// rgb2dvi
module rgb2dvi (
    input  wire        PixelClk,
    input  wire [23:0] vid_pData,
    input  wire        vid_pVDE,
    input  wire        vid_pHSync,
    input  wire        vid_pVSync,
    output wire [9:0]  pDataOutRaw0,    
    output wire [9:0]  pDataOutRaw1,    
    output wire [9:0]  pDataOutRaw2     
);
Size: ~910 cells after synthesis, ~58 I/O pins, roughly 0.0077 sq mm of cells after synthesis.
clock: 4.77 ns
lec_check: 0
abc_area: 1
cap_margin: 20
cell_pad_in_sites_global_placement: 2
core_aspect_ratio: 0.82
core_margin: 2
core_utilization: 40
cts_cluster_diameter: 131
cts_cluster_size: 37
gpl_routability_driven: 0
hold_slack_margin: 0.02
max_routing_layer: met4
min_routing_layer: met2
setup_slack_margin: 0.86
slew_margin: 20
run.sh (not shown) runs the stock make flow with config.mk's settings and CLKGATE_MAP_FILE=.
==> next run, changes <==
==> flow/config.mk (replaced) <==
export PLATFORM = sky130hd
export DESIGN_NAME = rgb2dvi
export DESIGN_NICKNAME = rgb2dvi
export VERILOG_FILES = /design/flow/design.v
export SDC_FILE = /design/flow/constraint.sdc
export NUM_CORES = 4
export LEC_CHECK = 0
export ABC_AREA = 1
export CAP_MARGIN = 20
export CORE_MARGIN = 2
export CORE_UTILIZATION = 68
export SLEW_MARGIN = 20
==> flow/constraint.sdc (replaced) <==
create_clock -name core_clock -period 1.58 [get_ports {PixelClk}]
set_input_delay 0.3160 -clock core_clock [delete_from_list [all_inputs] [get_ports {PixelClk}]]
set_output_delay 0.3160 -clock core_clock [all_outputs]
set_load 0.01 [all_outputs]
This time the run ended with an error in clock tree synthesis.
Synthesized cell count does not change.
Area after synthesis is unchanged.
Die size shrinks by 40%.
==> next run, changes <==
--- a/flow/config.mk
+++ b/flow/config.mk
@@ -8 +7,0 @@
-export ABC_AREA = 1
@@ -11,0 +11 @@
+export SETUP_SLACK_MARGIN = -0.19
==> flow/constraint.sdc (replaced) <==
create_clock -name core_clock -period 3.18 [get_ports {PixelClk}]
set_input_delay 0.6360 -clock core_clock [delete_from_list [all_inputs] [get_ports {PixelClk}]]
set_output_delay 0.6360 -clock core_clock [all_outputs]
set_load 0.01 [all_outputs]
This time the run completed, yet does not pass: setup timing.
Synthesized cell count fell by about 20%.
Die size came out lower by about 5%.
Synthesized area went down by about 5%.
==> next run, changes <==
--- a/flow/config.mk
+++ b/flow/config.mk
@@ -8 +8 @@
-export CAP_MARGIN = 20
+export CAP_MARGIN = 0
@@ -10 +10,2 @@
-export CORE_UTILIZATION = 68
+export CORE_UTILIZATION = 72
+export CTS_CLUSTER_DIAMETER = 105
What happened: The changed run completed and failed the layout checks on setup timing. Fmax fell by a little under a tenth. Routed wire length rose by well over a third.

JK:
rgb2dvi again, from the RTL that the note above started with.
clock: 4.28 ns
lec_check: 0
cap_margin: 30
core_aspect_ratio: 0.87
core_margin: 6
core_utilization: 53
gpl_timing_driven: 0
max_routing_layer: met4
min_routing_layer: met2
slew_margin: 20
tns_end_percent: 95
JK did not stop at any stage, and its layout met the timing, DRC and antenna checks.
Modified inputs, MS compared to JK
Settings: CORE_ASPECT_RATIO no longer set, was 0.87; MIN_ROUTING_LAYER no longer set, was met2; MAX_ROUTING_LAYER no longer set, was met4; SETUP_SLACK_MARGIN now 0.81, previously not set; TNS_END_PERCENT no longer set, was 95; CORE_MARGIN now 2, was 6; CAP_MARGIN now 40, was 30; GPL_TIMING_DRIVEN no longer set, was 0; CORE_UTILIZATION now 72, was 53; the clock period (ns, I/O delays scaled along) now 3.18, was 4.28.
MS did not make it past clock tree synthesis, where a tool error ended it. Comparing MS against JK, there is no change at all in tally of unique sky130hd cells used after synthesis. The higher die extent in x came out of JK. JK → MS: placed cell count moved down, area of the core region moved down, die footprint moved down, standard cell area after detailed placement moved up.
Changes in AL relative to MS:
Settings: a change of SETUP_SLACK_MARGIN from 0.81 to -0.21; a change of CORE_UTILIZATION from 72 to 69; an added CTS_CLUSTER_DIAMETER of 145.
Although AL finished all stages, its layout failed final checks on negative setup slack.
Sort AL and MS by placed wire-length estimate, descending, and MS comes first.
The routability congestion estimate from global placement of AL is lower than that of MS.
AL vs MS: number of placed cells counting well taps up
From AL to MS, count of port buffers added during placement did not move at all.
MS → AL: worst setup slack before clock tree synthesis grew by 0.022 ns; synthesized cell count ~0 delta; pre-placement core utilization shows a reduction of 3.7 points; chip footprint went up.
Input changes introduced in TR (baseline for comparison: AL):
Settings: CORE_UTILIZATION changed from 69 to 8; CTS_CLUSTER_DIAMETER removed (was 145); SETUP_SLACK_MARGIN removed (was -0.21); CAP_MARGIN changed from 40 to 20; the clock period (ns, I/O delays scaled along) changed from 3.18 to 4.05.
### Flow results
- Between AL and TR, global-route usage is higher for AL, TR comes in under that.
- Cmp AL and TR / setup slack / lower: AL
- Cmp TR vs AL: worst setup timing slack at the placement stage higher in TR
- Between TR and AL, it is TR whose maximum fanout along the worst path is higher, by 2.
- TR: full flow OK, the timing, DRC and antenna checks passed

== run A ==
Starting RTL as in the previous note.
==> flow/config.mk <==
export PLATFORM = sky130hd
export DESIGN_NAME = rgb2dvi
export DESIGN_NICKNAME = rgb2dvi
export VERILOG_FILES = /design/flow/design.v
export SDC_FILE = /design/flow/constraint.sdc
export NUM_CORES = 4
export LEC_CHECK = 0
export ABC_AREA = 1
export CAP_MARGIN = 20
export CORE_MARGIN = 2
export CORE_UTILIZATION = 72
export CTS_CLUSTER_DIAMETER = 336
export CTS_CLUSTER_SIZE = 33
export PLACE_DENSITY_LB_ADDON = 0.21
export SLEW_MARGIN = 20
==> flow/constraint.sdc <==
create_clock -name core_clock -period 3.73 [get_ports {PixelClk}]
set_input_delay 0.7460 -clock core_clock [delete_from_list [all_inputs] [get_ports {PixelClk}]]
set_output_delay 0.7460 -clock core_clock [all_outputs]
set_load 0.01 [all_outputs]
Although run A finished all stages, its layout failed final checks on setup timing.
Input-level comparison between run B and run A:
-- flow/config.mk --
<<< run A, line 11
export CORE_UTILIZATION = 72
>>> run B, line 11
export CORE_UTILIZATION = 68
<<< run A, line 14
export PLACE_DENSITY_LB_ADDON = 0.21
>>> run B, line 14
export HOLD_SLACK_MARGIN = 0.3
==> results <==
- Run A and run B: no clean run
- Run B ends up with a fmax that is about 25% higher than in run A.
- Looking only at total negative setup slack, and setting everything else aside, the lower value of run A and run B goes to run A.
- Start point of the critical path: DataEncoder0.pDataOut_1[0]$_DFF_P_ -> run B, DataEncoder1.n1d_1[1]$_DFF_P_ -> run A
What run C does differently from run B at the input level:
-- flow/config.mk --
<<< run B, line 8
export ABC_AREA = 1
>>> run C, line 8
<<< run B, line 14
export HOLD_SLACK_MARGIN = 0.3
>>> run C, line 13
export MAX_ROUTING_LAYER = met4
## What came out
- Run C completed every stage of the flow, and the final layout passed the timing, DRC and antenna checks.
- Setup slack sits higher in run C than in run B.
- Diff run B -> run C: detailed-route wire length on metal 1 went down; final cell count went down; net total in the final layout went down.
- [compare] base=run B new=run C: design area moved down, non-clock buffer count moved down, actual transition at the worst max-transition pin moved up, length in cells of the worst reg-to-reg path moved down.
- Run comparison: run B worst setup path endpoint DataEncoder0.n0q_m_2[3]$_DFF_P_; run C worst setup path endpoint DataEncoder1.n0q_m_2[3]$_DFF_P_
Setup changes, run C to run D
-- flow/config.mk --
<<< run C, line 10
export CORE_UTILIZATION = 68
export CTS_CLUSTER_DIAMETER = 336
export CTS_CLUSTER_SIZE = 33
>>> run D, line 10
export CORE_UTILIZATION = 16
<<< run C, line 14
>>> run D, line 12
export MIN_ROUTING_LAYER = met2
==> flow/constraint.sdc <==
create_clock -name core_clock -period 4.0 [get_ports {PixelClk}]
set_input_delay 0.8000 -clock core_clock [delete_from_list [all_inputs] [get_ports {PixelClk}]]
set_output_delay 0.8000 -clock core_clock [all_outputs]
set_load 0.01 [all_outputs]
### Flow results
Summary of the comparison: horizontal die size is higher in run D, relative to run C.
Run D has post-placement cell count above what run C had.
